==> pepper <==
==> flow/design.v (excerpt) <==
module lcd_top(
  input clk,
  input rst,
  input PS2_CLK,
  input PS2_DATA,
  output [7:4] DB,
  output LCD_E,
  output LCD_RS,
  output LCD_RW,
  output [7:0] LED
  );
  wire busy;
  wire cmd;
  wire en;
  wire [7:0] data;
  snaptest LD1 (
    .clk(clk),
    .rst(rst),
    .busy(busy),
	 .PS2_CLK(PS2_CLK),
	 .PS2_DATA(PS2_DATA),
    .cmd(cmd),
    .en(en),
    .data(data),
	 .LED(LED)
    );
  lcd_controller LC1 (
    .clk(clk),
    .rst(rst),
    .en(en),
    .cmd(cmd),
    .data(data),
    .DB(DB),
    .LCD_E(LCD_E),
    .LCD_RS(LCD_RS),
    .LCD_RW(LCD_RW),
    .busy(busy)
    );
endmodule
export LEC_CHECK = 0
export ABC_AREA = 1
export CAP_MARGIN = 20
export CORE_MARGIN = 10
export CORE_UTILIZATION = 37
export CTS_CLUSTER_DIAMETER = 329
export GPL_TIMING_DRIVEN = 1
export HOLD_SLACK_MARGIN = 0.14
export MAX_ROUTING_LAYER = met4
export PLACE_DENSITY_LB_ADDON = 0.03
export SETUP_SLACK_MARGIN = 4.47
export SLEW_MARGIN = 20
create_clock -name core_clock -period 19.1 [get_ports {clk}]
run.sh (not shown) runs the stock make flow with config.mk's settings and CLKGATE_MAP_FILE=.
==> indigo (differences from pepper) <==
==> flow/config.mk (replaced) <==
export PLATFORM = sky130hd
export DESIGN_NAME = lcd_top
export DESIGN_NICKNAME = lcd_top
export VERILOG_FILES = /design/flow/design.v
export SDC_FILE = /design/flow/constraint.sdc
export NUM_CORES = 4
export LEC_CHECK = 0
export ABC_AREA = 1
export CAP_MARGIN = 20
export CORE_MARGIN = 2
export CORE_UTILIZATION = 72
export SLEW_MARGIN = 20
==> flow/constraint.sdc (replaced) <==
create_clock -name core_clock -period 9.36 [get_ports {clk}]
set_input_delay 1.8720 -clock core_clock [delete_from_list [all_inputs] [get_ports {clk}]]
set_output_delay 1.8720 -clock core_clock [all_outputs]
set_load 0.01 [all_outputs]
==> results <==
quantity	indigo	pepper
Via count of the first global-routing pass	21100	19900
Share of the core filled with cells in the final layout	0.788	0.419
Final clock-cell share	0.0599	0.0736
Power dissipated by switching net loads	1.02 mW	550 µW
Average wire per cell in the routed design	19.6 µm	18.2 µm
Min-Delay Endpoint	LD1.S2.sr[0]$_DFF_PP1_	LD1.S1.sr[2]$_DFF_PP1_
Largest stage delay on the critical path	730 ps	650 ps
Power share of the sequential group	0.534	0.486
Fraction of met1 tracks used by global routing	0.463	0.237
Clock Latency Late Sink	610 ps	600 ps
Post-route standard cell area excluding fillers	28700 µm²	29900 µm²
Area used by sequential logic in the layout	15000 µm²	15000 µm²
Slew HR	0.272	0.272
Measured slew at the worst slew-check pin	1090 ps	1090 ps
Buffers and inverters on the worst path	2	3
Vias per std cell	6.32	5.14
Run status	finished clean	finished clean
Met1 layer wirelength in the final routing	26200 µm	34300 µm
Launching instance or port of the critical path	LC1.head[0]$_DFFE_NP0P_	rst
Core Util at FP	0.728	0.372
Post-Route Skew	28.2 ps	34.6 ps
Number of placement rows	70	98
Die outline width	196 µm	288 µm

* * *

==> v7 <==
lcd_top again, from the RTL that the note above started with.
==> flow/config.mk <==
export PLATFORM = sky130hd
export DESIGN_NAME = lcd_top
export DESIGN_NICKNAME = lcd_top
export VERILOG_FILES = /design/flow/design.v
export SDC_FILE = /design/flow/constraint.sdc
export NUM_CORES = 4
export LEC_CHECK = 0
export ABC_AREA = 1
export CAP_MARGIN = 30
export CORE_ASPECT_RATIO = 0.99
export CORE_MARGIN = 2
export CORE_UTILIZATION = 62
export CTS_CLUSTER_DIAMETER = 116
export CTS_CLUSTER_SIZE = 16
export GPL_ROUTABILITY_DRIVEN = 0
export GPL_TIMING_DRIVEN = 0
export MAX_ROUTING_LAYER = met4
export PLACE_DENSITY_LB_ADDON = 0.08
export SLEW_MARGIN = 20
export TNS_END_PERCENT = 45
==> flow/constraint.sdc <==
create_clock -name core_clock -period 20.0 [get_ports {clk}]
set_input_delay 4.0000 -clock core_clock [delete_from_list [all_inputs] [get_ports {clk}]]
set_output_delay 4.0000 -clock core_clock [all_outputs]
set_load 0.01 [all_outputs]
==> v14 (differences from v7) <==
ABC_AREA = unset   (was 1)
CAP_MARGIN = 20   (was 30)
CORE_ASPECT_RATIO = 0.65   (was 0.99)
CORE_UTILIZATION = 40   (was 62)
CTS_CLUSTER_DIAMETER = unset   (was 116)
CTS_CLUSTER_SIZE = unset   (was 16)
GPL_ROUTABILITY_DRIVEN = unset   (was 0)
GPL_TIMING_DRIVEN = unset   (was 0)
MAX_ROUTING_LAYER = unset   (was met4)
PLACE_DENSITY_LB_ADDON = 0.16   (was 0.08)
SLEW_MARGIN = 25   (was 20)
TNS_END_PERCENT = unset   (was 45)
==> comparison <==
Critical path depth: v14 is lower than v7 (2). In v14 the combinational power is smaller than in v7, by about 30%. Of v14 and v7, v14 has the higher sequential share of layout area (gap 2.0 points). Against v14, the non-clock buffer count of v7 is higher by 96. In flip-flop count, v14 and v7 do not differ. In sequential power, v14 and v7 hardly differ. Against v7, the die size of v14 is larger by 45%.

* * *

==> v23: inputs <==
Starting RTL as in the previous note.
Settings: LEC_CHECK=0, ABC_AREA=0, CAP_MARGIN=20, CELL_PAD_IN_SITES_GLOBAL_PLACEMENT=2, CORE_ASPECT_RATIO=1.7, CORE_MARGIN=10, CORE_UTILIZATION=58, CTS_CLUSTER_DIAMETER=256, GPL_ROUTABILITY_DRIVEN=0, GPL_TIMING_DRIVEN=1, HOLD_SLACK_MARGIN=0.13, MAX_ROUTING_LAYER=met5, PLACE_DENSITY_LB_ADDON=0.03, SETUP_SLACK_MARGIN=4.47, SLEW_MARGIN=30, TNS_END_PERCENT=15; clock period 19.1 ns.
==> inputs of v20, as changes to v23 <==
Settings changed: ABC_AREA 0 to 1, CELL_PAD_IN_SITES_GLOBAL_PLACEMENT 2 to not set, CORE_ASPECT_RATIO 1.7 to not set, CORE_MARGIN 10 to 2, CORE_UTILIZATION 58 to 72, CTS_CLUSTER_DIAMETER 256 to 400, GPL_ROUTABILITY_DRIVEN 0 to not set, GPL_TIMING_DRIVEN 1 to not set, HOLD_SLACK_MARGIN 0.13 to not set, MAX_ROUTING_LAYER met5 to not set, PLACE_DENSITY_LB_ADDON 0.03 to not set, SETUP_SLACK_MARGIN 4.47 to not set, SLEW_MARGIN 30 to 20, TNS_END_PERCENT 15 to not set.
==> flow/constraint.sdc (replaced) <==
create_clock -name core_clock -period 8.19 [get_ports {clk}]
set_input_delay 1.6380 -clock core_clock [delete_from_list [all_inputs] [get_ports {clk}]]
set_output_delay 1.6380 -clock core_clock [all_outputs]
set_load 0.01 [all_outputs]
==> inputs of v22, as changes to v23 <==
Settings changed: ABC_AREA 0 to not set, CAP_MARGIN 20 to 25, CELL_PAD_IN_SITES_GLOBAL_PLACEMENT 2 to not set, CORE_ASPECT_RATIO 1.7 to not set, CORE_MARGIN 10 to 2, CORE_UTILIZATION 58 to 15, CTS_CLUSTER_DIAMETER 256 to not set, GPL_TIMING_DRIVEN 1 to not set, HOLD_SLACK_MARGIN 0.13 to not set, MAX_ROUTING_LAYER met5 to not set, MIN_ROUTING_LAYER set to met2, PLACE_DENSITY_LB_ADDON 0.03 to 0.1, SETUP_SLACK_MARGIN 4.47 to not set, TNS_END_PERCENT 15 to 35.
==> flow/constraint.sdc (replaced) <==
create_clock -name core_clock -period 17.6 [get_ports {clk}]
set_input_delay 3.5200 -clock core_clock [delete_from_list [all_inputs] [get_ports {clk}]]
set_output_delay 3.5200 -clock core_clock [all_outputs]
set_load 0.01 [all_outputs]
==> summary of the runs <==
Power: v23 < v22 < v20.
The lowest via count belongs to v23, the highest to v20.
The lowest first-iteration DRC count belongs to v23, the highest to v22.
Cell area: v22 > v20 > v23.
Sequential power: v20 > v22 > v23.
In flip-flop count, v20 and v23 do not differ.
The lowest die area belongs to v20, the highest to v22.
==> figures <==
item	v22	v20	v23
Status	no timing/DRC/antenna violations	no timing/DRC/antenna violations	no timing/DRC/antenna violations
Final WL	74550 um	66740 um	55600 um
Number of detailed-route iterations in the first pass	10	7	6
Mean Syn Cell Area	12.88 um2	9.151 um2	12.88 um2
HPWL reported at the end of detailed placement	47510 um	43460 um	38260 um
Worst clock skew	51.40 ps	31.26 ps	31.96 ps
Most Used Layer, Global Route	met3	met2	met2
Via count of the routed design	21.60k	21.70k	15.65k
Signal buf overhead	1.274%	1.178%	1.066%
Reg-to-reg critical path endpoint	LC1.buffer_data[6]	LC1.buffer_data[2]	LC1.buffer_data[5]
Met2 WL	39050 um	31900 um	31030 um
Buffers, non-clock	43	36	32
Worst hold margin	367.8 ps	365.8 ps	361.0 ps
Placement row count	149	70	99
Floorplan utilization	15.14%	72.83%	58.51%
Antenna diode count	1	0	0
Power is estimated from default activity; no workload was simulated.
